==> design/flow/design.v <==
module atan
(
    input                       clk         ,
    input                       rst_n       ,
    input                       trig        ,
    output                      vld         ,
    input       signed  [16:0]  para_in     ,
    output  reg signed  [11:0]  atany            
);
reg                     run_latch   ;
reg             [3:0]   cnt         ;
reg     signed  [18:0]  tmp1        ;
reg     signed  [18:0]  tmp2        ;
wire    signed  [19:0]  y0          ;
reg     signed  [19:0]  xr          ;
reg     signed  [19:0]  yr          ;
reg     signed  [19:0]  x2          ;
reg     signed  [19:0]  y2          ;
always @(posedge clk or negedge rst_n)
begin
    if (!rst_n)
        run_latch <= 1'b0;
    else
    begin
        if (trig)
            run_latch <= 1'b1;
        else if (cnt == 4'd9)
            run_latch <= 1'b0;
    end
end
always @(posedge clk or negedge rst_n)
begin
    if (!rst_n)
        cnt <= 4'd0;
    else
    begin
        if (run_latch)
            cnt <= cnt + 4'd1;
        else
            cnt <= 4'd0;
    end
end
assign vld = (cnt == 4'd10);
assign y0 = para_in<<2;
always @(*)
begin
    if (run_latch)
    begin
        case(cnt)
            4'd0:
            begin
                tmp1 = y2>>>1;
                tmp2 = x2>>>1;
            end
            4'd1:
            begin
                tmp1 = y2>>>2;
                tmp2 = x2>>>2;
            end
            4'd2:
            begin
                tmp1 = y2>>>3;
                tmp2 = x2>>>3;
            end
            4'd3:
            begin
                tmp1 = y2>>>4;
                tmp2 = x2>>>4;
            end
            4'd4:
            begin
                tmp1 = y2>>>5;
                tmp2 = x2>>>5;
            end
            4'd5:
            begin
                tmp1 = y2>>>6;
                tmp2 = x2>>>6;
            end
            4'd6:
            begin
                tmp1 = y2>>>7;
                tmp2 = x2>>>7;
            end
            4'd7:
            begin
                tmp1 = y2>>>8;
                tmp2 = x2>>>8;
            end
            4'd8:
            begin
                tmp1 = y2>>>9;
                tmp2 = x2>>>9;
            end
            4'd9:
            begin
                tmp1 = y2>>>10;
                tmp2 = x2>>>10;
            end
            default:     
            begin
                tmp1 = 19'd0;
                tmp2 = 19'd0;
            end
        endcase
    end
    else
    begin
        tmp1 = 19'd0;
        tmp2 = 19'd0;
    end
end
always @(*)
begin
    if (run_latch)
    begin
        if ((x2[19] == y2[19]) | (x2 == 20'd0) | (y2 == 20'd0))
        begin
            xr = x2 + tmp1;
            yr = y2 - tmp2;
        end
        else
        begin
            xr = x2 - tmp1;
            yr = y2 + tmp2;
        end
    end
    else
    begin
        xr = 20'd0;
        yr = 20'd0;
    end
end
always @(posedge clk or negedge rst_n)
begin
    if (!rst_n)
    begin
        x2 <= 20'd0;
        y2 <= 20'd0;
    end
    else
    begin
        if (trig)
        begin
            if (~para_in[16]) 
            begin
                x2 <= 20'd1024 + y0;
                y2 <= y0 - 20'd1024;
            end
            else  
            begin
                x2 <= 20'd1024 - y0;
                y2 <= y0 + 20'd1024;
            end
        end
        else if (run_latch)
        begin
            x2 <= xr;
            y2 <= yr;
        end
    end
end
always @(posedge clk or negedge rst_n)
begin
    if (!rst_n)
        atany <= 12'd0;
    else 
    begin
        if (trig)
        begin
            if (~para_in[16]) 
                atany <= 12'd804;
            else 
                atany <= 12'd3292;
        end
        else if (run_latch)
        begin
            case (cnt)
                4'd0: 
                begin
                    if ((x2[19] == y2[19]) | (x2 == 20'd0) | (y2 == 20'd0))
                        atany <= atany + 12'd475;
                    else
                        atany <= atany - 12'd475;
                end
                4'd1: 
                begin
                    if ((x2[19] == y2[19]) | (x2 == 20'd0) | (y2 == 20'd0)) 
                        atany <= atany + 12'd251;
                    else
                        atany <= atany - 12'd251;
                end
                4'd2: 
                begin
                    if ((x2[19] == y2[19]) | (x2 == 20'd0) | (y2 == 20'd0)) 
                        atany <= atany + 12'd127;
                    else
                        atany <= atany - 12'd127;
                end
                4'd3: 
                begin
                    if ((x2[19] == y2[19]) | (x2 == 20'd0) | (y2 == 20'd0))
                        atany <= atany + 12'd64;
                    else
                        atany <= atany - 12'd64;
                end
                4'd4: 
                begin
                    if ((x2[19] == y2[19]) | (x2 == 20'd0) | (y2 == 20'd0))
                        atany <= atany + 12'd32;
                    else
                        atany <= atany - 12'd32;
                end
                4'd5: 
                begin
                    if ((x2[19] == y2[19]) | (x2 == 20'd0) | (y2 == 20'd0))
                        atany <= atany + 12'd16;
                    else
                        atany <= atany - 12'd16;
                end
                4'd6: 
                begin
                    if ((x2[19] == y2[19]) | (x2 == 20'd0) | (y2 == 20'd0))
                        atany <= atany + 12'd8;
                    else
                        atany <= atany - 12'd8;
                end
                4'd7: 
                begin
                    if ((x2[19] == y2[19]) | (x2 == 20'd0) | (y2 == 20'd0))
                        atany <= atany + 12'd4;
                    else
                        atany <= atany - 12'd4;
                end
                4'd8: 
                begin
                    if ((x2[19] == y2[19]) | (x2 == 20'd0) | (y2 == 20'd0))
                        atany <= atany + 12'd2;
                    else
                        atany <= atany - 12'd2;
                end
                4'd9: 
                begin
                    if ((x2[19] == y2[19]) | (x2 == 20'd0) | (y2 == 20'd0))
                        atany <= atany + 12'd1;
                    else
                        atany <= atany - 12'd1;
                end
            endcase
        end
    end
end
endmodule
==> design/flow/run.sh <==
#!/bin/bash
# the make line also repeats each setting of config.mk as NAME=value (left out here)
make -C /OpenROAD-flow-scripts/flow DESIGN_CONFIG=/design/flow/config.mk WORK_HOME=/design/flow/orfs CLKGATE_MAP_FILE= finish
==> design/flow/config.mk <==
export PLATFORM = sky130hd
export DESIGN_NAME = atan
export DESIGN_NICKNAME = atan
export VERILOG_FILES = /design/flow/design.v
export SDC_FILE = /design/flow/constraint.sdc
export NUM_CORES = 4
export LEC_CHECK = 0
export CAP_MARGIN = 5
export CELL_PAD_IN_SITES_DETAIL_PLACEMENT = 0
export CELL_PAD_IN_SITES_GLOBAL_PLACEMENT = 3
export CORE_MARGIN = 2
export CORE_UTILIZATION = 39
export CTS_CLUSTER_SIZE = 42
export MAX_ROUTING_LAYER = met5
export SETUP_SLACK_MARGIN = 0.23
export SLEW_MARGIN = 20
export TNS_END_PERCENT = 70
==> design/flow/constraint.sdc <==
create_clock -name core_clock -period 3.72 [get_ports {clk}]
set_input_delay 0.7440 -clock core_clock [delete_from_list [all_inputs] [get_ports {clk}]]
set_output_delay 0.7440 -clock core_clock [all_outputs]
set_load 0.01 [all_outputs]
==> run summary, run 1 <==
impl run done, here's what came out: wire per inst=22.7 um, Post-synth area hogs=dfrtp_1, ha_1, xnor2_1, final core utilization=61.5%, io pins=33, TritonCTS clock tree=done, cells along the critical path=buf_4 > buf_4 > ha_4 > buf_6 > a222oi_1 > o221ai_1 > a211oi_2 > nand4b_1 > o21ai_1 > and2_4 > nor2_1 > xnor2_1 > ha_2 > or2_4 > a21oi_2 > a31oi_2 > a221o_1 > a221oi_4 > o21ai_1 > xnor2_1 > o21ai_1, Max Cap Viol=0, top cells by count, synth=nand2_1, a21oi_1, o21ai_0, nor2_1, ha_1, syn_nets=1491, HPWL Detailed=37700 um, Top non-seq family=AND-OR/OR-AND gates, reg2reg start=cnt[1], setup TNS=-19220 ps, WP buf/inv=3, Top cell area share=14.1%, Hold Path Origin=run_latch, worst r2r dst=y2[18], area grow syn2layout=56.3%, clock root buffer=clkbuf_16, count leader, synth=nand2_1, Worst Setup SP=cnt[1], Mux cell area share=3.53%, CP Launch Type=flop, crit end category=flop, Synth Area per Inst=7.28 sq um, routability cong.=0.988, aoi share=35.2%, Violated Checks=setup timing, Setup Crit Path Kind=reg -> reg, hold_buf cts=0, YS warnings=1, post-synth top area cell=dfrtp_1, Top Family by Delay on Critical Path=AND-OR/OR-AND gates, # DRC=0, Reg clk slew, reported paths=60 ps, Crit path required time=3930 ps, CTS Buf Count=9, Finish-stage setup viols=32, YS chip area=0.0101 sq mm, RSZ-0062 raised after global routing=yes, Congestion Overflow GR=0, Yosys cell types=86, asr flop ratio synth=100%, maximum root-to-sink buffer count=2, Post-Syn Area=0.0101 sq mm, overall global routing resource usage=35.7%, htree depth=3, fp_density=39.4%, Starting DRT DRC Count=1546, Port Buf Inserts=32, final worst path period need=4610 ps, first-pass GRT wire length=73900 um, status=complete, but fails checks, Hold Path Stages=1, final cycle utilization of the critical path=124%, min-delay worst type=reg -> reg, R2R depth=21, Final Slew Violations=0, Worst Hold Path EP=run_latch, yosys adder share=10.3%, Synth Seq Share=14.1%, highest clock rate=0.217 GHz, ant diodes=0, DRT Wirelength=48900 um, main flop type=dfrtp_1, max incr delay on CP=430 ps, Fin. Hold Viols=0, initial antenna violation count=0, Die Wd=165 um, Critical Path Slowest Stage Cell=a221o_1, first-pass iteration count of the detailed router=5, measured slew at the worst slew-check pin=929 ps, Synth Instances=1393, Fill cells=2367, count of library flops with an enable pin=0, critical path arrival=4820 ps, chip area=0.0273 sq mm, CTS Sinks=57, ANT nets after route=0, Core Rows=59, final setup margin=-890 ps, critical path fanouts, max=7, register bit total from synthesis=57, reg2reg setup slack=-890 ps, CP Depth=21, Vias=13100, largest net degree at the start of global routing=58, Core ar.=0.0258 sq mm, ys cells=1393, Vias/cell=6.09, Worst setup endpoint=y2[18], Worst Skew=10.0 ps, simple share=20.7%, worst rel slew slack=38.1%, Layout Nets=1915, vias in the first global route=12400, Clk Latency, worst-skew pair=350 ps, hold_ws=561 ps, Die Y-Extent=165 um, CP most frequent cell=o21ai_1, xor/xnor share=8.90%, Tool Warnings=38
[metal layers]
layer / wire [um] / GRT usage, %
met3: 4310 / 7.19
met2: 21700 / 55.5
met5: 0 / 0
met4: 1320 / 10.1
met1: 21500 / 50.0
[area by class of cell]
type | instances | area, sq um | share of cell area (%)
Clock inverter | 5 | 78.8 | 0.497
Multi-Input combinational cell | 1171 | 9150 | 57.8
Inverter | 50 | 200 | 1.26
Tap cell | 335 | 419 | 2.65
Clock buffer | 11 | 243 | 1.53
Timing Repair Buffer | 528 | 4320 | 27.2
Sequential cell | 57 | 1440 | 9.07
[through the flow]
step                cells  worst slack [ps]  area, sq um
finish               2157              -890        15800
detailed placement   2090              -911        14100
floorplan            1393              -737        10400
CTS                  2141              -856        15300
global route         2157             -1070        15800
global placement     2090              -855        14100
[timing repair]
item	CTS	global route
setup buffers	35	16
gates resized	149	92
endpoints found under the setup margin	44	44
pin swaps	106	83
gates cloned	0	0
==> run 2, diff against run 1 <==
Settings changed: CAP_MARGIN 5 to 20, CELL_PAD_IN_SITES_DETAIL_PLACEMENT 0 to default, CELL_PAD_IN_SITES_GLOBAL_PLACEMENT 3 to default, CORE_UTILIZATION 39 to 40, CTS_CLUSTER_SIZE 42 to default, MAX_ROUTING_LAYER met5 to default, SETUP_SLACK_MARGIN 0.23 to default, TNS_END_PERCENT 70 to default.
Clock period 3.72 ns to 4.56 ns, I/O delays scaled along.
==> run summary, run 2 <==
impl run done, here's what came out: CTS Sinks=57, Core Rows=58, Die Wd=163 um, Vias/cell=6.35, RSZ-0062 raised after global routing=yes, routability cong.=0.980, vias in the first global route=11700, Mux cell area share=3.53%, # DRC=0, largest net degree at the start of global routing=54, ys cells=1393, count leader, synth=nand2_1, Critical Path Slowest Stage Cell=o41a_1, Post-synth area hogs=dfrtp_1, ha_1, xnor2_1, post-synth top area cell=dfrtp_1, cells along the critical path=buf_4 > ha_2 > a222oi_1 > mux2i_1 > a222oi_1 > nor2_1 > inv_1 > ha_4 > buf_6 > nor2_1 > xor2_1 > ha_1 > o21ai_1 > nor2_1 > o41a_1 > a21o_1 > o221a_4 > a31o_2 > or4b_1 > nand3_1, htree depth=3, Fin. Hold Viols=0, min-delay worst type=reg -> reg, Fill cells=2326, register area=0.00143 sq mm, Setup Crit Path Kind=reg -> reg, Die Y-Extent=163 um, Hold Path Stages=2, Crit path required time=4840 ps, worst r2r dst=x2[19], Post-Syn Area=0.0101 sq mm, worst rel slew slack=33.1%, ANT nets after route=0, Synth Area per Inst=7.28 sq um, clock root buffer=clkbuf_16, main flop type=dfrtp_1, Hold Path Origin=y2[0], critical path arrival=5100 ps, CTS Buf Count=9, first-pass iteration count of the detailed router=9, highest clock rate=0.208 GHz, Max Cap Viol=0, io pins=33, final setup margin=-258 ps, hold_ws=595 ps, Finish-stage setup viols=10, maximum root-to-sink buffer count=2, initial antenna violation count=0, Congestion Overflow GR=0, chip area=0.0266 sq mm, final core utilization=55.6%, YS warnings=1, Starting DRT DRC Count=1397, simple share=20.7%, Worst Hold Path EP=y2[0], Vias=12500, Top Family by Delay on Critical Path=AND-OR/OR-AND gates, Layout Nets=1732, final cycle utilization of the critical path=106%, CP most frequent cell=nor2_1, status=complete, but fails checks, yosys adder share=10.3%, R2R depth=20, Yosys cell types=86, Top non-seq family=AND-OR/OR-AND gates, critical path fanouts, max=5, Violated Checks=setup timing, first-pass GRT wire length=67600 um, Synth Seq Share=14.1%, reg2reg setup slack=-260 ps, reg2reg start=cnt[1], WP buf/inv=3, fp_density=40.5%, measured slew at the worst slew-check pin=996 ps, overall global routing resource usage=32.4%, Final Slew Violations=0, syn_nets=1491, asr flop ratio synth=100%, count of library flops with an enable pin=0, placed cell count=1920, Reg clk slew, reported paths=70 ps, xor/xnor share=8.90%, wire per inst=22.6 um, CP Launch Type=flop, ant diodes=0, Port Buf Inserts=32, Gate Area=0.00872 sq mm, Worst setup endpoint=x2[19], Clk Latency, worst-skew pair=360 ps, DRT Wirelength=44500 um, top cells by count, synth=nand2_1, a21oi_1, o21ai_0, nor2_1, ha_1, Worst Setup SP=cnt[1], area grow syn2layout=37.2%, crit end category=flop, Core ar.=0.0250 sq mm, TritonCTS clock tree=done, Top cell area share=14.1%, Finished Layout Cells=1969, register bit total from synthesis=57, max incr delay on CP=480 ps, final worst path period need=4820 ps, CP Depth=20, Synth Instances=1393, Tool Warnings=35, YS chip area=0.0101 sq mm, HPWL Detailed=33000 um, setup TNS=-1050 ps, Worst Skew=15.2 ps, aoi share=35.2%
run 2: cell type report:
cell class | instances | area share [%]
clock buffers | 11 | 1.82
clock inverters | 5 | 0.558
inverters | 50 | 1.39
multi-input cells | 1171 | 62.7
flip-flops and latches | 57 | 10.3
well taps | 330 | 2.97
repair buffers | 345 | 20.2
run 2: stage by stage:
stage	cell area (sq um)	setup slack (ps)
6_report	13900	-258
3_3_place_gp	12600	-174
3_5_place_dp	12600	-267
2_1_floorplan	10200	9.96
5_1_grt	13900	-387
4_1_cts	13200	-198
run 2: repair_timing:
| item | CTS | global route |
|---|---|---|
| endpoints found under the hold margin | 0 | 0 |
| resized | 45 | 132 |
| pin swaps | 26 | 73 |
| hold buffers | 0 | 0 |
| setup buffers | 13 | 23 |
| setup endpoints to repair | 17 | 28 |
run 2: per-layer routing:
metal / wire, um / vias up / global-route usage, %
met5: 0 / - / 0
met1: 19200 / 5984 / 45.1
li1: - / 5721 / -
met4: 1630 / 0 / 12.1
met3: 4310 / 115 / 6.73
met2: 19300 / 689 / 49.3
==> run 3, diff against run 2 <==
Settings changed: ABC_AREA from default to 1, CAP_MARGIN 20 to 40, CELL_PAD_IN_SITES_DETAIL_PLACEMENT from default to 2, CORE_ASPECT_RATIO from default to 1.66, CORE_MARGIN 2 to 3, CORE_UTILIZATION 40 to 70, CTS_CLUSTER_DIAMETER from default to 349, CTS_CLUSTER_SIZE from default to 73, GPL_TIMING_DRIVEN from default to 0, HOLD_SLACK_MARGIN from default to 0.24, PLACE_DENSITY from default to 0.73, SETUP_SLACK_MARGIN from default to 1.67.
Clock period 4.56 ns to 9.13 ns, I/O delays scaled along.
==> run summary, run 3 <==
run results: top cells by count, synth=nand2_1, inv_1, nor2_1, nand3_1, a21oi_1, asr flop ratio synth=100%, register bit total from synthesis=57, fp_density=71.9%, Post-synth area hogs=nand2_1, dfrtp_1, ha_1, YS warnings=1, Top cell area share=14.7%, ys cells=1818, yosys adder share=9.88%, Synth Area per Inst=5.81 sq um, syn_nets=1916, stop err=[ERROR DPL-0033] detailed placement checks failed during check placement., Core Rows=57, Die Wd=101 um, Yosys cell types=50, aoi share=23.4%, post-synth top area cell=nand2_1, count leader, synth=nand2_1, xor/xnor share=6.22%, main flop type=dfrtp_1, Synth Seq Share=13.5%, YS chip area=0.0106 sq mm, Port Buf Inserts=27, Stop stage=detailed placement (3_5_place_dp), simple share=35.4%, Mux cell area share=0%, status=did not finish, Die Y-Extent=164 um, routability cong.=1.19, io pins=33, chip area=0.0166 sq mm, count of library flops with an enable pin=0, Top non-seq family=simple AND/OR/NAND/NOR gates, Post-Syn Area=0.0106 sq mm, Core ar.=0.0147 sq mm, Synth Instances=1818
[run 3: per-stage QoR]
step | hold slack, ps | std cells
after global placement | 504 | 2022
after floorplan | 474 | 1818
==> run 4, diff against run 3 <==
Settings changed: ABC_AREA 1 to default, CAP_MARGIN 40 to 25, CELL_PAD_IN_SITES_DETAIL_PLACEMENT 2 to default, CORE_ASPECT_RATIO 1.66 to 0.95, CORE_MARGIN 3 to 2, CORE_UTILIZATION 70 to 39, CTS_CLUSTER_DIAMETER 349 to default, CTS_CLUSTER_SIZE 73 to 62, GPL_ROUTABILITY_DRIVEN from default to 0, GPL_TIMING_DRIVEN 0 to default, HOLD_SLACK_MARGIN 0.24 to default, PLACE_DENSITY 0.73 to default, SETUP_SLACK_MARGIN 1.67 to 0.24.
Clock period 9.13 ns to 4.07 ns, I/O delays scaled along.
==> run summary, run 4 <==
impl run done, here's what came out: # DRC=0, largest net degree at the start of global routing=58, Hold Path Stages=1, initial antenna violation count=0, R2R depth=19, DP Area=0.0135 sq mm, Synth Seq Share=14.1%, Worst Hold Path EP=cnt[0], Setup Crit Path Kind=reg -> reg, simple share=20.7%, Violated Checks=setup timing, Crit path required time=4350 ps, TritonCTS clock tree=done, final cycle utilization of the critical path=115%, worst rel slew slack=25.0%, area grow syn2layout=50.4%, Fin. Hold Viols=0, first-pass iteration count of the detailed router=11, max incr delay on CP=460 ps, CTS Buf Count=9, Core Rows=57, maximum root-to-sink buffer count=2, critical path arrival=4940 ps, overall global routing resource usage=32.0%, htree depth=3, Top cell area share=14.1%, crit end category=flop, Clk Latency, worst-skew pair=360 ps, register bit total from synthesis=57, chip area=0.0273 sq mm, ys cells=1393, Starting DRT DRC Count=1473, hold_buf cts=0, top cells by count, synth=nand2_1, a21oi_1, o21ai_0, nor2_1, ha_1, Final Cell Area=0.0152 sq mm, yosys adder share=10.3%, Synth Area per Inst=7.28 sq um, Vias=13200, Port Buf Inserts=32, io pins=33, DRT Wirelength=45000 um, Synth Instances=1393, Final Slew Violations=0, HPWL Detailed=33500 um, highest clock rate=0.214 GHz, asr flop ratio synth=100%, Fill cells=2282, reg2reg setup slack=-600 ps, Post-synth area hogs=dfrtp_1, ha_1, xnor2_1, worst r2r dst=x2[19], Mux cell area share=3.53%, vias in the first global route=12700, WP buf/inv=2, Post-Syn Area=0.0101 sq mm, Yosys cell types=86, clock root buffer=clkbuf_16, CP Depth=19, Layout Nets=1869, fp_density=39.7%, aoi share=35.2%, Worst Setup SP=cnt[0], Hold Path Origin=cnt[0], Top Family by Delay on Critical Path=AND-OR/OR-AND gates, final worst path period need=4670 ps, final setup margin=-596 ps, critical path fanouts, max=5, pre-CTS WS=-628 ps, Max Cap Viol=0, Reg clk slew, reported paths=60 ps, Worst Skew=16.3 ps, ant diodes=0, Worst setup endpoint=x2[19], Top non-seq family=AND-OR/OR-AND gates, count of library flops with an enable pin=0, main flop type=dfrtp_1, reg2reg start=cnt[0], Finish-stage setup viols=24, min-delay worst type=reg -> reg, Die Y-Extent=161 um, syn_nets=1491, Die Wd=169 um, cells along the critical path=inv_4 > ha_4 > a222oi_1 > mux2i_1 > a222oi_1 > buf_4 > and3_4 > and4bb_4 > a41oi_2 > xor2_1 > nor2_1 > ha_1 > and3_4 > and4_1 > a21o_1 > o221a_4 > a31o_4 > or4b_1 > nand3_1, CP Launch Type=flop, CTS Sinks=57, RSZ-0062 raised after global routing=yes, Vias/cell=6.30, first-pass GRT wire length=69000 um, Tool Warnings=36, post-synth top area cell=dfrtp_1, YS chip area=0.0101 sq mm, count leader, synth=nand2_1, measured slew at the worst slew-check pin=1120 ps, Core ar.=0.0255 sq mm, YS warnings=1, Congestion Overflow GR=0, xor/xnor share=8.90%, status=complete, but fails checks, Critical Path Slowest Stage Cell=dfrtp_2, ANT nets after route=0, wire per inst=21.4 um
[run 4: repair_timing]
item	4_1_cts	5_1_grt
gates resized	119	120
pin swaps	72	64
setup buffers	30	22
setup endpoints to repair	39	39
[run 4: routing by layer]
layer	global-route usage (%)	share of wire (%)	vias up
met5	0	0	-
met4	15.0	5.1	0
met3	5.17	9.2	179
met2	52.3	46	764
met1	41.3	39	6298
li1	-	-	5989
[run 4: through the flow]
step	util [%]	cells	hold WS [ps]	TNS, ps
4_1_cts	57.0	2078	582	-5840
5_1_grt	59.7	2100	587	-10890
3_5_place_dp	53.0	2032	542	-10110
3_3_place_gp	53.0	2032	523	-7730
6_report	59.7	2100	578	-7370
2_1_floorplan	-	1393	503	-2020
[run 4: area by class of cell]
type | count | area (sq um) | area share, %
multi-input cells | 1171 | 9050 | 59.3
repair buffers | 482 | 3870 | 25.4
flip-flops and latches | 57 | 1450 | 9.49
well taps | 324 | 405 | 2.66
clock buffers | 9 | 225 | 1.48
inverters | 50 | 195 | 1.28
clock inverters | 7 | 53.8 | 0.353
==> run 5, diff against run 4 <==
Settings changed: CAP_MARGIN 25 to 20, CORE_ASPECT_RATIO 0.95 to default, CORE_UTILIZATION 39 to 40, CTS_CLUSTER_DIAMETER from default to 392, CTS_CLUSTER_SIZE 62 to 99, SETUP_SLACK_MARGIN 0.24 to default, TNS_END_PERCENT from default to 20.
Clock period 4.07 ns to 6.0 ns, I/O delays scaled along.
==> run summary, run 5 <==
impl run done, here's what came out: final worst path period need=5660 ps, Layout Nets=1457, setup TNS=0 ps, CP most frequent cell=o21ai_0, post-synth top area cell=dfrtp_1, Crit path required time=6270 ps, Top Family by Delay on Critical Path=AND-OR/OR-AND gates, TritonCTS clock tree=done, largest net degree at the start of global routing=58, overall global routing resource usage=28.7%, critical path fanouts, max=30, Fin. Hold Viols=0, top cells by count, synth=nand2_1, a21oi_1, o21ai_0, nor2_1, ha_1, main flop type=dfrtp_1, Mux cell area share=3.53%, worst r2r dst=y2[18], YS chip area=0.0101 sq mm, maximum root-to-sink buffer count=2, count leader, synth=nand2_1, Vias=11300, reg2reg setup slack=340 ps, crit end category=flop, Critical Path Slowest Stage Cell=nor4b_2, Starting DRT DRC Count=1808, initial antenna violation count=0, CP Launch Type=flop, DRT Wirelength=38300 um, chip area=0.0266 sq mm, Clk Latency, worst-skew pair=360 ps, clock root buffer=clkbuf_16, htree depth=3, Max Cap Viol=0, Top non-seq family=AND-OR/OR-AND gates, Post-synth area hogs=dfrtp_1, ha_1, xnor2_1, cells resized by post-CTS repair=0, highest clock rate=0.177 GHz, CTS Buf Count=9, first-pass iteration count of the detailed router=10, Worst Setup SP=cnt[0], cells along the critical path=inv_1 > ha_2 > buf_4 > and3b_1 > o2bb2ai_1 > nor4b_2 > nand4b_1 > o21ai_0 > nand4_1 > a41oi_1 > ha_1 > a21oi_1 > nand2_1 > a221o_1 > a221oi_1 > o21ai_0 > xnor2_1 > o21ai_0, R2R depth=18, Synth Area per Inst=7.28 sq um, RSZ-0062 raised after global routing=no, reg2reg start=cnt[0], io pins=33, max incr delay on CP=570 ps, # DRC=0, first-pass GRT wire length=60300 um, Synth Seq Share=14.1%, Yosys cell types=86, status=timing/DRC/antenna clean, simple share=20.7%, Die Y-Extent=163 um, Post-Syn Area=0.0101 sq mm, aoi share=35.2%, Worst Hold Path EP=cnt[0], CTS Sinks=57, HPWL Detailed=28000 um, CP Depth=18, fp_density=40.5%, worst rel slew slack=40.3%, Top cell area share=14.1%, Core ar.=0.0250 sq mm, WP buf/inv=2, syn_nets=1491, ys cells=1393, Worst setup endpoint=y2[18], Port Buf Inserts=32, final cycle utilization of the critical path=94.3%, critical path arrival=5930 ps, measured slew at the worst slew-check pin=886 ps, Congestion Overflow GR=0, Hold Path Origin=cnt[0], Reg clk slew, reported paths=60 ps, register bit total from synthesis=57, ANT nets after route=0, Finish-stage setup viols=0, Synth Instances=1393, YS warnings=1, Die Wd=163 um, ant diodes=0, Core Rows=58, asr flop ratio synth=100%, area grow syn2layout=7.87%, Hold Path Stages=1, min-delay worst type=reg -> reg, wire per inst=22.6 um, xor/xnor share=8.90%, Vias/cell=6.68, yosys adder share=10.3%, count of library flops with an enable pin=0, Final Slew Violations=0, Tool Warnings=33, Setup Crit Path Kind=reg -> reg, hold_buf cts=0, vias in the first global route=10400, post-CTS repair timing setup buffer count=0, Worst Skew=15.4 ps
## run 5: layer usage
layer | part of all wire, % | track usage, % | vias up
met5 | 0 | 0 | -
met4 | 3.9 | 11.8 | 0
met1 | 44 | 41.4 | 5337
met3 | 9.3 | 3.40 | 133
li1 | - | - | 5152
met2 | 43 | 43.2 | 695
## run 5: cell type report
class                           count  area (sq um)
Timing Repair Buffer               70           608
Inverter                           50           188
Clock inverter                      6          67.6
Multi-Input combinational cell   1171          7990
Sequential cell                    57          1430
Fill cell                        2579         14100
Clock buffer                       10           239
Tap cell                          330           413
## run 5: through the flow
| step | utilization, % | instances | hold slack (ps) | setup slack [ps] | cell area (sq um) |
|---|---|---|---|---|---|
| 5_1_grt | 43.7 | 1694 | 588 | 9.93 | 10900 |
| 2_1_floorplan | - | 1393 | 480 | 633 | 10100 |
| 3_3_place_gp | 42.4 | 1678 | 507 | 503 | 10600 |
| 6_report | 43.7 | 1694 | 525 | 340 | 10900 |
| 4_1_cts | 43.7 | 1694 | 532 | 502 | 10900 |
| 3_5_place_dp | 42.4 | 1678 | 525 | 554 | 10600 |
==> run 6, diff against run 5 <==
Settings changed: CORE_UTILIZATION 40 to 45, CTS_CLUSTER_DIAMETER 392 to default, CTS_CLUSTER_SIZE 99 to default, GPL_ROUTABILITY_DRIVEN 0 to default, PLACE_DENSITY from default to 0.73, SETUP_SLACK_MARGIN from default to 1.08, TNS_END_PERCENT 20 to default.
==> run summary, run 6 <==
impl run done, here's what came out: vias in the first global route=11000, Finished Layout Cells=1690, asr flop ratio synth=100%, count leader, synth=nand2_1, io pins=33, main flop type=dfrtp_1, Core Rows=54, Max Cap Viol=0, reg2reg start=cnt[0], routability cong.=1.03, simple share=20.7%, largest net degree at the start of global routing=58, Worst Setup SP=cnt[0], overall global routing resource usage=31.9%, Finish-stage setup viols=0, Die Wd=154 um, Post-Syn Area=0.0101 sq mm, Die Y-Extent=154 um, Crit path required time=6220 ps, first-pass GRT wire length=60200 um, post-synth top area cell=dfrtp_1, register bit total from synthesis=57, WL met2=17000 um, TritonCTS clock tree=done, WP buf/inv=2, Final Slew Violations=0, final worst path period need=4900 ps, crit end category=flop, Vias/cell=6.90, Congestion Overflow GR=0, CP Launch Type=flop, Hold Path Origin=cnt[0], htree depth=3, Core ar.=0.0220 sq mm, clock root buffer=clkbuf_16, area grow syn2layout=14.2%, R2R depth=21, # DRC=0, ant diodes=0, measured slew at the worst slew-check pin=935 ps, fp_density=46.2%, worst rel slew slack=37.2%, Critical Path Slowest Stage Cell=dfrtp_2, YS warnings=1, Top cell area share=14.1%, Fin. Hold Viols=0, final cycle utilization of the critical path=81.6%, Top Metal Used=met5, xor/xnor share=8.90%, count of library flops with an enable pin=0, Hold Path Stages=1, Top Family by Delay on Critical Path=AND-OR/OR-AND gates, Setup Crit Path Kind=reg -> reg, Synth Instances=1393, syn_nets=1491, aoi share=35.2%, Synth Seq Share=14.1%, cells along the critical path=ha_4 > a222oi_1 > mux2i_1 > a222oi_1 > nor2_1 > inv_1 > ha_4 > nand3_4 > o21ai_2 > xnor2_1 > o21ai_1 > ha_2 > or3_1 > o21ai_2 > a2111oi_2 > buf_4 > o32a_1 > a221o_1 > a41oi_2 > xor2_1 > o21ai_1, CP Depth=21, Top non-seq family=AND-OR/OR-AND gates, Vias=11700, ANT nets after route=0, CTS Buf Count=9, WL met3=4600 um, status=timing/DRC/antenna clean, Clk Latency, worst-skew pair=350 ps, top cells by count, synth=nand2_1, a21oi_1, o21ai_0, nor2_1, ha_1, chip area=0.0237 sq mm, M1 wire length=15600 um, max incr delay on CP=480 ps, Synth Area per Inst=7.28 sq um, reg2reg setup slack=1100 ps, Port Buf Inserts=32, critical path fanouts, max=7, first-pass iteration count of the detailed router=9, CTS Sinks=57, highest clock rate=0.204 GHz, setup TNS=0 ps, DRT Wirelength=39300 um, yosys adder share=10.3%, critical path arrival=5120 ps, Layout Nets=1503, Post-synth area hogs=dfrtp_1, ha_1, xnor2_1, Reg clk slew, reported paths=60 ps, Yosys cell types=86, Tool Warnings=34, placed cell count=1633, Worst Skew=10.1 ps, maximum root-to-sink buffer count=2, RSZ-0062 raised after global routing=yes, Worst setup endpoint=x2[18], Mux cell area share=3.53%, Starting DRT DRC Count=1732, wire per inst=23.2 um, initial antenna violation count=0, Fill cells=2075, min-delay worst type=reg -> reg, YS chip area=0.0101 sq mm, ys cells=1393, Worst Hold Path EP=cnt[0], HPWL Detailed=27800 um, worst r2r dst=x2[18]
-- run 6: per-layer routing --
layer | global-route usage (%) | vias to the layer above
met5 | 1.86 | -
met4 | 16.8 | 2
met3 | 9.30 | 185
met2 | 47.9 | 765
met1 | 41.3 | 5435
li1 | - | 5269
-- run 6: metrics by stage --
| stage | area [sq um] | utilization [%] | hold WS [ps] | setup WS (ps) |
|---|---|---|---|---|
| final | 11600 | 52.7 | 577 | 1100 |
| after global routing | 11600 | 52.7 | 594 | 877 |
| after CTS | 11100 | 50.6 | 511 | 1080 |
| after detailed placement | 10600 | 48.4 | 514 | 727 |
| after global placement | 10600 | 48.4 | 501 | 767 |
| after floorplan | 10200 | - | 480 | 1140 |
-- run 6: final cells by class --
type | count | area [sq um] | share of cell area [%]
tap | 280 | 350 | 3.03
clock inverter | 4 | 27.5 | 0.238
sequential | 57 | 1440 | 12.4
timing repair buffer | 116 | 1010 | 8.72
multi-input combinational | 1171 | 8310 | 71.8
clock buffer | 12 | 256 | 2.22
inverter | 50 | 190 | 1.64
-- run 6: repair_timing --
action,in CTS,in global routing
gates resized,24,58
endpoints found under the setup margin,15,23
hold endpoints to repair,0,0
hold buffers,0,0
pin swaps,12,35
buffers inserted,15,26
==> run 7, diff against run 6 <==
Settings changed: ABC_AREA from default to 1, CORE_UTILIZATION 45 to 68, CTS_CLUSTER_DIAMETER from default to 277, CTS_CLUSTER_SIZE from default to 96, PLACE_DENSITY 0.73 to default, SETUP_SLACK_MARGIN 1.08 to default, TNS_END_PERCENT from default to 15.
Clock period 6.0 ns to 3.28 ns, I/O delays scaled along.
==> run summary, run 7 <==
run results: YS chip area=0.0106 sq mm, Die Wd=129 um, routability cong.=1.15, Core Rows=45, Mux cell area share=0%, asr flop ratio synth=100%, Synth Area per Inst=5.81 sq um, Stop stage=clock tree synthesis (4_1_cts), Port Buf Inserts=32, fp_density=69.5%, Die Y-Extent=129 um, post-synth top area cell=nand2_1, syn_nets=1916, Synth Seq Share=13.5%, Core ar.=0.0152 sq mm, count of library flops with an enable pin=0, pre-CTS WS=-1180 ps, Yosys cell types=50, Top non-seq family=simple AND/OR/NAND/NOR gates, chip area=0.0165 sq mm, Post-Syn Area=0.0106 sq mm, YS warnings=1, Synth Instances=1818, register bit total from synthesis=57, placed cell count=2357, aoi share=23.4%, xor/xnor share=6.22%, simple share=35.4%, status=did not finish, ys cells=1818, Top cell area share=14.7%, main flop type=dfrtp_1, HPWL Detailed=39400 um, yosys adder share=9.88%, Post-synth area hogs=nand2_1, dfrtp_1, ha_1, stop err=[ERROR DPL-0038] Utilization greater than 100%, impossible to legalize, count leader, synth=nand2_1, io pins=33, top cells by count, synth=nand2_1, inv_1, nor2_1, nand3_1, a21oi_1
-- run 7: per-stage QoR --
step	area [sq um]	setup TNS [ps]	util, %
2_1_floorplan	10700	-2420	-
3_3_place_gp	14000	-22330	92.4
3_5_place_dp	14000	-32800	92.4
==> run 8, diff against run 7 <==
Settings changed: ABC_AREA 1 to default, CORE_UTILIZATION 68 to 72, CTS_CLUSTER_DIAMETER 277 to default, CTS_CLUSTER_SIZE 96 to 15, PLACE_DENSITY_LB_ADDON from default to 0.24, SETUP_SLACK_MARGIN from default to -0.37, TNS_END_PERCENT 15 to default.
Clock period 3.28 ns to 4.91 ns, I/O delays scaled along.
==> run summary, run 8 <==
impl run done, here's what came out: Synth Seq Share=14.1%, critical path arrival=5320 ps, final setup margin=-222 ps, Reg clk slew, reported paths=60 ps, asr flop ratio synth=100%, cells resized by post-CTS repair=0, CP most frequent cell=o21ai_0, main flop type=dfrtp_1, ant diodes=0, maximum root-to-sink buffer count=2, Starting DRT DRC Count=2366, HPWL Detailed=28500 um, initial antenna violation count=0, Hold Path Stages=1, count of library flops with an enable pin=0, Core ar.=0.0138 sq mm, Max Cap Viol=0, syn_nets=1491, # DRC=0, Gate Area=0.00802 sq mm, Tool Warnings=33, Fin. Hold Viols=0, fp_density=73.3%, Port Buf Inserts=32, simple share=20.7%, wire per inst=24.5 um, max incr delay on CP=450 ps, routability cong.=1.11, Core Rows=43, chip area=0.0150 sq mm, crit end category=flop, min-delay worst type=reg -> reg, YS warnings=1, ys cells=1393, Worst setup endpoint=x2[16], aoi share=35.2%, DRT Wirelength=39600 um, htree depth=3, final cycle utilization of the critical path=105%, reg2reg setup slack=-220 ps, Die Y-Extent=123 um, Mux cell area share=3.53%, cells along the critical path=inv_1 > ha_2 > a222oi_1 > mux2i_1 > a222oi_1 > nor2_1 > inv_1 > ha_1 > nand3_1 > o21ai_1 > xnor2_1 > o21ai_0 > ha_1 > or3_1 > o21ai_0 > a2111oi_0 > o32a_1 > a221o_1 > a21oi_1 > xor2_1 > o21ai_0, Synth Area per Inst=7.28 sq um, Fill cells=936, Violated Checks=setup timing, xor/xnor share=8.90%, Final Slew Violations=0, Top non-seq family=AND-OR/OR-AND gates, worst r2r dst=x2[16], clock root buffer=clkbuf_16, Final Cell Area=0.0114 sq mm, first-pass iteration count of the detailed router=14, R2R depth=21, Crit path required time=5090 ps, first-pass GRT wire length=60600 um, CTS Buf Count=9, CTS Sinks=57, Worst Skew=18.4 ps, worst rel slew slack=22.0%, CP Depth=21, status=complete, but fails checks, io pins=33, Vias=12300, overall global routing resource usage=52.1%, Die Wd=123 um, WP buf/inv=2, post-CTS repair timing setup buffer count=0, Post-synth area hogs=dfrtp_1, ha_1, xnor2_1, Vias/cell=7.63, measured slew at the worst slew-check pin=1170 ps, count leader, synth=nand2_1, Synth Instances=1393, DP Area=0.0110 sq mm, critical path fanouts, max=5, Post-Syn Area=0.0101 sq mm, Worst Setup SP=cnt[0], Top cell area share=14.1%, highest clock rate=0.195 GHz, Yosys cell types=86, top cells by count, synth=nand2_1, a21oi_1, o21ai_0, nor2_1, ha_1, register bit total from synthesis=57, pre-CTS WS=28.2 ps, Setup Crit Path Kind=reg -> reg, reg2reg start=cnt[0], area grow syn2layout=12.3%, vias in the first global route=11300, largest net degree at the start of global routing=58, ANT nets after route=0, Worst Hold Path EP=cnt[0], final worst path period need=5130 ps, hold_buf cts=0, Top Family by Delay on Critical Path=AND-OR/OR-AND gates, Layout Nets=1531, CP Launch Type=flop, yosys adder share=10.3%, Clk Latency, worst-skew pair=350 ps, TritonCTS clock tree=done, Congestion Overflow GR=0, final core utilization=82.4%, Finish-stage setup viols=6, Hold Path Origin=cnt[0], post-synth top area cell=dfrtp_1, YS chip area=0.0101 sq mm, register area=0.00143 sq mm, Critical Path Slowest Stage Cell=a222oi_1
## run 8: per-layer routing
metal	share of wire (%)	track usage (%)	routed length, um	up-vias
li1	-	-	-	5323
met1	34	61.2	13500	5524
met2	42	78.0	16600	1148
met3	15	17.3	5760	336
met4	9.4	40.1	3710	0
met5	0	0	0	-
## run 8: layout make-up
class	count	area share (%)
Timing Repair Buffer	144	10.7
Sequential cell	57	12.6
Clock buffer	13	2.46
Multi-Input combinational cell	1171	70.4
Inverter	50	1.65
Tap cell	180	1.98
Clock inverter	2	0.308
## run 8: metrics by stage
step	cells	hold WS [ps]	setup TNS (ps)
after detailed placement	1602	520	0
after global routing	1617	543	-3920
after CTS	1617	527	-97.4
after global placement	1602	501	0
final	1617	528	-731
after floorplan	1393	480	-864
==> run 9, diff against run 8 <==
Settings changed: ABC_AREA from default to 1, CAP_MARGIN 20 to 40, CORE_MARGIN 2 to 3, CORE_UTILIZATION 72 to 58, CTS_CLUSTER_DIAMETER from default to 261, CTS_CLUSTER_SIZE 15 to 73, HOLD_SLACK_MARGIN from default to 0.24, PLACE_DENSITY from default to 0.73, PLACE_DENSITY_LB_ADDON 0.24 to default, SETUP_SLACK_MARGIN -0.37 to 1.08.
Clock period 4.91 ns to 9.13 ns, I/O delays scaled along.
==> run summary, run 9 <==
impl run done, here's what came out: # DRC=0, first-pass iteration count of the detailed router=8, Fin. Hold Viols=0, measured slew at the worst slew-check pin=870 ps, vias in the first global route=11600, syn_nets=1916, register area=0.00143 sq mm, Vias=13000, HPWL Detailed=29100 um, worst rel slew slack=41.9%, CTS Buf Count=9, final cycle utilization of the critical path=56.5%, Worst Skew=10.9 ps, xor/xnor share=6.22%, Die Wd=141 um, Mux cell area share=0%, Port Buf Inserts=32, register bit total from synthesis=57, DP Area=0.0109 sq mm, overall global routing resource usage=38.8%, Clk Latency, worst-skew pair=350 ps, setup TNS=0 ps, Top non-seq family=simple AND/OR/NAND/NOR gates, Crit path required time=9330 ps, hold_ws=517 ps, htree depth=3, critical path arrival=5360 ps, cells resized by post-CTS repair=0, hold_buf cts=0, Final Cell Area=0.0112 sq mm, Post-Syn Area=0.0106 sq mm, simple share=35.4%, top cells by count, synth=nand2_1, inv_1, nor2_1, nand3_1, a21oi_1, worst r2r dst=x2[16], initial antenna violation count=1, CP Launch Type=flop, clock root buffer=clkbuf_16, Worst Hold Path EP=cnt[0], Vias/cell=6.44, largest net degree at the start of global routing=58, post-synth top area cell=nand2_1, R2R depth=25, Top cell area share=14.7%, aoi share=23.4%, reg2reg setup slack=3970 ps, Hold Path Origin=cnt[0], Yosys cell types=50, Reg clk slew, reported paths=50 ps, area grow syn2layout=6.10%, Setup Crit Path Kind=reg -> reg, first-pass GRT wire length=61900 um, Synth Area per Inst=5.81 sq um, Max Cap Viol=0, maximum root-to-sink buffer count=2, Tool Warnings=33, YS chip area=0.0106 sq mm, fp_density=60.2%, Synth Instances=1818, Congestion Overflow GR=0, min-delay worst type=reg -> reg, count leader, synth=nand2_1, Final Slew Violations=0, RSZ-0062 raised after global routing=no, io pins=33, CP most frequent cell=nand2_1, CP Depth=25, TritonCTS clock tree=done, YS warnings=1, Worst setup endpoint=x2[16], Hold Path Stages=1, status=timing/DRC/antenna clean, Die Y-Extent=141 um, asr flop ratio synth=100%, count of library flops with an enable pin=0, main flop type=dfrtp_1, max incr delay on CP=580 ps, ANT nets after route=0, ant diodes=0, wire per inst=19.4 um, WP buf/inv=4, Worst Setup SP=cnt[0], CTS Sinks=57, Finish-stage setup viols=0, Gate Area=0.00791 sq mm, Top Family by Delay on Critical Path=simple AND/OR/NAND/NOR gates, Core ar.=0.0175 sq mm, Core Rows=48, critical path fanouts, max=19, Critical Path Slowest Stage Cell=ha_1, post-CTS repair timing setup buffer count=0, yosys adder share=9.88%, Starting DRT DRC Count=1859, ys cells=1818, Synth Seq Share=13.5%, Post-synth area hogs=nand2_1, dfrtp_1, ha_1, Fill cells=1771, crit end category=flop, routability cong.=1.00, chip area=0.0199 sq mm, Layout Nets=1880, final worst path period need=5160 ps, reg2reg start=cnt[0], highest clock rate=0.194 GHz, DRT Wirelength=39100 um
-- run 9: final cells by class --
class | instances | share of cell area, %
clock buffers | 11 | 2.08
multi-input cells | 1453 | 70.6
well taps | 225 | 2.51
repair buffers | 50 | 4.31
clock inverters | 5 | 0.714
inverters | 211 | 7.08
flip-flops and latches | 57 | 12.7
-- run 9: metrics by stage --
| stage | setup WS [ps] | util, % | cells |
|---|---|---|---|
| floorplan | 5400 | - | 1818 |
| global placement | 4200 | 61.9 | 1994 |
| detailed placement | 4170 | 62.0 | 1995 |
| CTS | 4100 | 63.8 | 2011 |
| global route | 3510 | 63.9 | 2012 |
| finish | 3970 | 63.9 | 2012 |
-- run 9: metal layers --
metal | vias up | GRT usage, % | routed length, um
met3 | 165 | 8.45 | 4940
met2 | 876 | 59.0 | 16700
met4 | 2 | 19.0 | 2200
li1 | 6099 | - | -
met5 | - | 0 | 5
met1 | 5817 | 52.1 | 15200
==> run 10, diff against run 9 <==
Settings changed: ABC_AREA 1 to default, CAP_MARGIN 40 to 20, CORE_MARGIN 3 to 2, CORE_UTILIZATION 58 to 71, CTS_CLUSTER_DIAMETER 261 to default, CTS_CLUSTER_SIZE 73 to 15, HOLD_SLACK_MARGIN 0.24 to 0.29, PLACE_DENSITY 0.73 to default, PLACE_DENSITY_LB_ADDON from default to 0.24, SETUP_SLACK_MARGIN 1.08 to -0.41.
Clock period 9.13 ns to 4.48 ns, I/O delays scaled along.
==> run summary, run 10 <==
run results: simple share=20.7%, count leader, synth=nand2_1, Port Buf Inserts=32, overall global routing resource usage=87.8%, placed cell count=1751, hold_buf cts=0, count of library flops with an enable pin=0, Core ar.=0.0139 sq mm, Synth Area per Inst=7.28 sq um, stop err=[ERROR GRT-0116] Global routing finished with congestion. Check the congestion regions in the DRC Viewer., ys cells=1393, maximum root-to-sink buffer count=2, htree depth=3, main flop type=dfrtp_1, Core Rows=43, yosys adder share=10.3%, Stop stage=global routing (5_1_grt), Yosys cell types=86, Post-Syn Area=0.0101 sq mm, io pins=33, xor/xnor share=8.90%, Top non-seq family=AND-OR/OR-AND gates, register bit total from synthesis=57, Mux cell area share=3.53%, status=did not finish, Synth Seq Share=14.1%, HPWL Detailed=32300 um, routability cong.=1.18, Die Y-Extent=123 um, YS warnings=1, fp_density=72.8%, top cells by count, synth=nand2_1, a21oi_1, o21ai_0, nor2_1, ha_1, Post-synth area hogs=dfrtp_1, ha_1, xnor2_1, Congestion Overflow GR=212, CTS Buf Count=9, Top cell area share=14.1%, aoi share=35.2%, Synth Instances=1393, syn_nets=1491, post-synth top area cell=dfrtp_1, clock root buffer=clkbuf_16, chip area=0.0153 sq mm, YS chip area=0.0101 sq mm, CTS Sinks=57, Die Wd=123 um, asr flop ratio synth=100%
run 10: layer usage:
metal	GRT overflow	GRT usage, %
met2	113	99.4
met3	7	76.4
met1	6	85.5
met5	1	60.8
met4	85	92.8
run 10: timing repair:
action                     in CTS
resized                        48
gates cloned                    0
pin swaps                      32
setup endpoints to repair      17
setup buffers                  14
run 10: stage by stage:
stage	setup slack (ps)	util [%]	cell area [sq um]	hold WS (ps)
after floorplan	-384	-	10200	480
after CTS	-408	92.0	12800	573
after detailed placement	-500	87.6	12200	521
after global placement	-301	87.6	12200	502
==> run 11, diff against run 10 <==
Settings changed: CAP_MARGIN 20 to 15, CELL_PAD_IN_SITES_GLOBAL_PLACEMENT from default to 1, CORE_MARGIN 2 to 4, CORE_UTILIZATION 71 to 15, CTS_CLUSTER_DIAMETER from default to 277, CTS_CLUSTER_SIZE 15 to default, GPL_ROUTABILITY_DRIVEN from default to 0, GPL_TIMING_DRIVEN from default to 1, HOLD_SLACK_MARGIN 0.29 to default, PLACE_DENSITY_LB_ADDON 0.24 to 0.11, SETUP_SLACK_MARGIN -0.41 to 0.57, SLEW_MARGIN 20 to 40.
Clock period 4.48 ns to 4.21 ns, I/O delays scaled along.
==> run summary, run 11 <==
impl run done, here's what came out: status=complete, but fails checks, Violated Checks=setup timing, Layout Nets=1963, Finished Layout Cells=2743, critical path arrival=5180 ps, Critical Path Slowest Stage Cell=dfrtp_2, post-synth top area cell=dfrtp_1, HPWL Detailed=49400 um, DRT Wirelength=62600 um, Die Wd=268 um, Finish-stage setup viols=26, setup TNS=-10220 ps, RSZ-0062 raised after global routing=yes, Max Cap Viol=0, Worst setup endpoint=x2[19], final cycle utilization of the critical path=116%, asr flop ratio synth=100%, CP Launch Type=flop, WP buf/inv=6, # DRC=0, Clk Latency, worst-skew pair=390 ps, CTS Buf Count=9, critical path fanouts, max=9, yosys adder share=10.3%, Post-Syn Area=0.0101 sq mm, Crit path required time=4520 ps, ys cells=1393, worst r2r dst=x2[19], Fill cells=7455, syn_nets=1491, main flop type=dfrtp_1, Synth Instances=1393, fp_density=15.1%, crit end category=flop, worst rel slew slack=41.2%, final setup margin=-660 ps, Congestion Overflow GR=0, Reg clk slew, reported paths=60 ps, measured slew at the worst slew-check pin=871 ps, top cells by count, synth=nand2_1, a21oi_1, o21ai_0, nor2_1, ha_1, Setup Crit Path Kind=reg -> reg, vias in the first global route=13500, min-delay worst type=in -> async, reg2reg setup slack=-660 ps, htree depth=3, chip area=0.0718 sq mm, Core ar.=0.0670 sq mm, Fin. Hold Viols=0, Worst Skew=18.2 ps, Synth Area per Inst=7.28 sq um, Port Buf Inserts=32, io pins=33, clock root buffer=clkbuf_16, YS chip area=0.0101 sq mm, Die Y-Extent=268 um, Top cell area share=14.1%, cells along the critical path=ha_4 > buf_6 > a222oi_1 > buf_4 > mux2i_1 > a222oi_1 > buf_4 > nor2_4 > inv_2 > ha_4 > buf_6 > nor2_4 > xor2_2 > ha_2 > buf_6 > o21ai_2 > nor2_2 > o41a_1 > a21o_1 > o221a_4 > a31o_4 > or4b_1 > nand3_1, CP most frequent cell=buf_6, CTS Sinks=57, wire per inst=22.8 um, placed cell count=2637, Mux cell area share=3.53%, ANT nets after route=0, overall global routing resource usage=17.3%, Top non-seq family=AND-OR/OR-AND gates, first-pass GRT wire length=92000 um, final core utilization=26.1%, reg2reg start=cnt[0], first-pass iteration count of the detailed router=5, register bit total from synthesis=57, Vias/cell=4.73, R2R depth=23, YS warnings=1, Post-synth area hogs=dfrtp_1, ha_1, xnor2_1, largest net degree at the start of global routing=58, Top Family by Delay on Critical Path=AND-OR/OR-AND gates, final worst path period need=4870 ps, Synth Seq Share=14.1%, Yosys cell types=86, count leader, synth=nand2_1, aoi share=35.2%, Core Rows=95, ant diodes=0, Tool Warnings=36, area grow syn2layout=72.5%, max incr delay on CP=470 ps, hold_ws=478 ps, Starting DRT DRC Count=930, Final Slew Violations=0, Worst Setup SP=cnt[0], maximum root-to-sink buffer count=2, initial antenna violation count=1, Vias=13000, highest clock rate=0.205 GHz, count of library flops with an enable pin=0, xor/xnor share=8.90%, TritonCTS clock tree=done, CP Depth=23, simple share=20.7%
[run 11: timing repair]
| item | CTS | global route |
|---|---|---|
| buffers inserted | 69 | 19 |
| endpoints found under the setup margin | 43 | 44 |
| hold buffers | 0 | 0 |
| gates resized | 287 | 70 |
| pin swaps | 112 | 82 |
| gates cloned | 1 | 1 |
[run 11: layout make-up]
cell class	count	area, sq um	area share (%)
clock buffer	11	253	1.45
clock inverter	5	53.8	0.308
inverter	50	195	1.12
multi-input combinational	1171	9560	54.6
sequential	57	1440	8.26
tap	873	1090	6.25
timing repair buffer	576	4890	28.0
[run 11: metal layers]
layer	track usage, %	vias up	wire length [um]
met5	0	-	0
met4	3.78	0	1030
met3	1.36	47	1690
met2	29.4	237	30100
met1	23.9	6507	29700
li1	-	6183	-
[run 11: through the flow]
step / area (sq um) / setup slack (ps)
after CTS: 17000 / -660
final: 17500 / -660
after global placement: 14800 / -1120
after detailed placement: 14800 / -1040
after floorplan: 10400 / -247
after global routing: 17500 / -878
==> run 12, diff against run 11 <==
Settings changed: ABC_AREA from default to 1, CAP_MARGIN 15 to 40, CELL_PAD_IN_SITES_GLOBAL_PLACEMENT 1 to default, CORE_ASPECT_RATIO from default to 0.95, CORE_MARGIN 4 to 2, CORE_UTILIZATION 15 to 70, CTS_CLUSTER_DIAMETER 277 to 216, CTS_CLUSTER_SIZE from default to 15, GPL_ROUTABILITY_DRIVEN 0 to 1, GPL_TIMING_DRIVEN 1 to default, MAX_ROUTING_LAYER from default to met4, PLACE_DENSITY_LB_ADDON 0.11 to 0.26, SETUP_SLACK_MARGIN 0.57 to default, SLEW_MARGIN 40 to 20.
Clock period 4.21 ns to 4.84 ns, I/O delays scaled along.
==> run summary, run 12 <==
impl run done, here's what came out: Hold Path Origin=cnt[0], Final Slew Violations=0, Finish-stage setup viols=0, routability cong.=1.12, status=timing/DRC/antenna clean, worst r2r dst=atany[8], Critical Path Slowest Stage Cell=dfrtp_1, Post-Syn Area=0.0106 sq mm, cells along the critical path=clkinv_1 > nand4_1 > nor2_1 > nand3_1 > nand3_1 > inv_1 > buf_4 > buf_4 > ha_1 > a21oi_1 > inv_1 > a21oi_1 > inv_1 > a21oi_1 > xor2_1 > o211ai_1 > or2_2 > o21ai_0 > nand2_1, first-pass iteration count of the detailed router=9, Synth Instances=1818, Congestion Overflow GR=0, count leader, synth=nand2_1, main flop type=dfrtp_1, final cycle utilization of the critical path=94.4%, yosys adder share=9.88%, setup TNS=0 ps, clock root buffer=clkbuf_16, area grow syn2layout=8.21%, Finished Layout Cells=2024, hold_buf cts=0, first-pass GRT wire length=61900 um, Core Rows=43, Worst setup endpoint=atany[8], Layout Nets=1913, post-synth top area cell=nand2_1, highest clock rate=0.219 GHz, wire per inst=19.8 um, HPWL Detailed=29700 um, RSZ-0062 raised after global routing=no, Top non-seq family=simple AND/OR/NAND/NOR gates, Synth Seq Share=13.5%, min-delay worst type=reg -> reg, Top Family by Delay on Critical Path=buffers and inverters, chip area=0.0161 sq mm, initial antenna violation count=2, Fill cells=1193, Tool Warnings=33, Max Cap Viol=0, placed cell count=2004, ANT nets after route=0, # DRC=0, reg2reg start=y2[13], Fin. Hold Viols=0, Starting DRT DRC Count=2621, Reg clk slew, reported paths=60 ps, Mux cell area share=0%, syn_nets=1916, register area=0.00143 sq mm, Vias=13900, CP Launch Type=flop, Worst Skew=5.39 ps, Top cell area share=14.7%, maximum root-to-sink buffer count=2, reg2reg setup slack=270 ps, Worst Hold Path EP=cnt[0], critical path arrival=4810 ps, Synth Area per Inst=5.81 sq um, top cells by count, synth=nand2_1, inv_1, nor2_1, nand3_1, a21oi_1, aoi share=23.4%, worst rel slew slack=47.5%, Die Wd=130 um, htree depth=3, ys cells=1818, final worst path period need=4570 ps, asr flop ratio synth=100%, CTS Sinks=57, CTS Buf Count=9, YS warnings=1, measured slew at the worst slew-check pin=784 ps, Clk Latency, worst-skew pair=360 ps, Gate Area=0.00796 sq mm, R2R depth=19, Worst Setup SP=y2[13], crit end category=flop, simple share=35.4%, CP Depth=19, Yosys cell types=50, largest net degree at the start of global routing=41, hold_ws=551 ps, Hold Path Stages=1, YS chip area=0.0106 sq mm, fp_density=71.9%, Port Buf Inserts=32, Core ar.=0.0147 sq mm, WP buf/inv=6, Die Y-Extent=124 um, io pins=33, Post-synth area hogs=nand2_1, dfrtp_1, ha_1, max incr delay on CP=560 ps, TritonCTS clock tree=done, count of library flops with an enable pin=0, Crit path required time=5080 ps, DRT Wirelength=40000 um, Setup Crit Path Kind=reg -> reg, xor/xnor share=6.22%, register bit total from synthesis=57, vias in the first global route=12200, critical path fanouts, max=17, Vias/cell=6.85, overall global routing resource usage=50.9%
## run 12: routing by layer
metal,track usage (%),wire length (um)
met1,61.9,13900
met2,72.1,16000
met3,18.2,6700
met4,31.2,3370
met5,-,0
## run 12: layout make-up
cell class	instances	share of cell area, %
multi-input cells	1453	69.6
well taps	202	2.21
clock buffers	11	2.04
diodes	2	0.0438
flip-flops and latches	57	12.5
inverters	211	6.96
repair buffers	83	6.17
clock inverters	5	0.493
## run 12: timing repair
action                                 CTS  global route
setup endpoints to repair                0            15
gates resized                            0            16
buffers inserted                         0             2
endpoints found under the hold margin    0             0
## run 12: stage by stage
step	utilization (%)	instance area, sq um	worst slack, ps
2_1_floorplan	-	10600	1110
3_3_place_gp	75.3	11100	382
3_5_place_dp	75.4	11100	319
4_1_cts	77.4	11400	275
5_1_grt	77.8	11400	7.25
6_report	77.8	11400	271
==> run 13, diff against run 12 <==
Settings changed: ABC_AREA 1 to default, CAP_MARGIN 40 to 10, CORE_UTILIZATION 70 to 39, CTS_CLUSTER_DIAMETER 216 to default, CTS_CLUSTER_SIZE 15 to 62, GPL_ROUTABILITY_DRIVEN 1 to 0, GPL_TIMING_DRIVEN from default to 0, MAX_ROUTING_LAYER met4 to default, PLACE_DENSITY from default to 0.66, PLACE_DENSITY_LB_ADDON 0.26 to default, SETUP_SLACK_MARGIN from default to 0.24, SLEW_MARGIN 20 to 10, TNS_END_PERCENT from default to 70.
Clock period 4.84 ns to 3.39 ns, I/O delays scaled along.
==> run summary, run 13 <==
impl run done, here's what came out: Reg clk slew, reported paths=60 ps, Tool Warnings=36, Synth Seq Share=14.1%, final setup margin=-1650 ps, Post-synth area hogs=dfrtp_1, ha_1, xnor2_1, Layout Nets=1707, HPWL Detailed=31800 um, highest clock rate=0.199 GHz, reg2reg start=cnt[1], cells along the critical path=inv_4 > ha_4 > buf_8 > a222oi_1 > mux2i_1 > a222oi_1 > buf_4 > and3_4 > and4bb_4 > a41oi_1 > xor2_1 > nor2_1 > ha_1 > and3_4 > and3_1 > a21o_1 > o221a_4 > a31o_2 > or4b_4 > nand3_2, WP buf/inv=3, status=complete, but fails checks, register area=0.00144 sq mm, Critical Path Slowest Stage Cell=a222oi_1, Top Metal Used=met5, aoi share=35.2%, worst rel slew slack=30.6%, xor/xnor share=8.90%, DP Area=0.0113 sq mm, Top Family by Delay on Critical Path=AND-OR/OR-AND gates, Clk Latency, worst-skew pair=350 ps, M1 wire length=18000 um, Final Cell Area=0.0151 sq mm, final cycle utilization of the critical path=149%, register bit total from synthesis=57, Vias/cell=6.96, Congestion Overflow GR=0, post-synth top area cell=dfrtp_1, R2R depth=20, vias in the first global route=12700, crit end category=flop, yosys adder share=10.3%, io pins=33, count leader, synth=nand2_1, Worst Skew=7.68 ps, largest net degree at the start of global routing=58, htree depth=3, Final Slew Violations=0, WL met2=20800 um, first-pass iteration count of the detailed router=34, ys cells=1393, overall global routing resource usage=33.6%, Fill cells=2202, Vias=13500, setup TNS=-45170 ps, Finish-stage setup viols=45, pre-CTS WS=-1850 ps, critical path fanouts, max=6, DRT Wirelength=48700 um, Setup Crit Path Kind=reg -> reg, measured slew at the worst slew-check pin=1040 ps, Core ar.=0.0255 sq mm, asr flop ratio synth=100%, YS warnings=1, TritonCTS clock tree=done, Gate Area=0.00987 sq mm, first-pass GRT wire length=71600 um, Die Y-Extent=161 um, Top cell area share=14.1%, Violated Checks=setup timing, Synth Instances=1393, CP Depth=20, ANT nets after route=0, YS chip area=0.0101 sq mm, final core utilization=59.0%, Core Rows=57, Mux cell area share=3.53%, WL met3=6130 um, Yosys cell types=86, initial antenna violation count=1, area grow syn2layout=48.7%, critical path arrival=5310 ps, Starting DRT DRC Count=2716, Crit path required time=3670 ps, main flop type=dfrtp_1, Post-Syn Area=0.0101 sq mm, ant diodes=0, Worst setup endpoint=x2[19], min-delay worst type=in -> async, Fin. Hold Viols=0, Die Wd=169 um, max incr delay on CP=500 ps, CTS Buf Count=9, worst r2r dst=x2[19], Synth Area per Inst=7.28 sq um, Port Buf Inserts=29, CTS Sinks=57, count of library flops with an enable pin=0, maximum root-to-sink buffer count=2, Worst Setup SP=cnt[1], CP Launch Type=flop, top cells by count, synth=nand2_1, a21oi_1, o21ai_0, nor2_1, ha_1, simple share=20.7%, fp_density=39.7%, RSZ-0062 raised after global routing=yes, final worst path period need=5040 ps, # DRC=0, wire per inst=25.2 um, reg2reg setup slack=-1650 ps, Top non-seq family=AND-OR/OR-AND gates, syn_nets=1491, Max Cap Viol=0, chip area=0.0273 sq mm, clock root buffer=clkbuf_16
-- run 13: final cells by class --
| class | count | area share, % |
|---|---|---|
| multi-input combinational | 1171 | 65.5 |
| timing repair buffer | 205 | 11.9 |
| sequential | 57 | 9.53 |
| buffer | 115 | 6.92 |
| tap | 324 | 2.69 |
| clock buffer | 13 | 1.86 |
| inverter | 50 | 1.36 |
| clock inverter | 2 | 0.232 |
-- run 13: per-stage QoR --
stage,hold WS [ps],instances
floorplan,382,1393
global placement,537,1746
detailed placement,547,1746
CTS,464,1884
global route,501,1937
finish,430,1937
-- run 13: routing by layer --
metal,up-vias,track usage (%)
li1,5676,-
met1,6345,40.8
met2,1053,50.5
met3,401,13.2
met4,4,18.8
met5,-,0
-- run 13: repair_timing --
| item | in CTS | in global routing |
|---|---|---|
| hold buffers | 0 | 0 |
| gates resized | 290 | 217 |
| endpoints found under the setup margin | 52 | 50 |
| pin swaps | 111 | 112 |
| setup buffers | 123 | 53 |
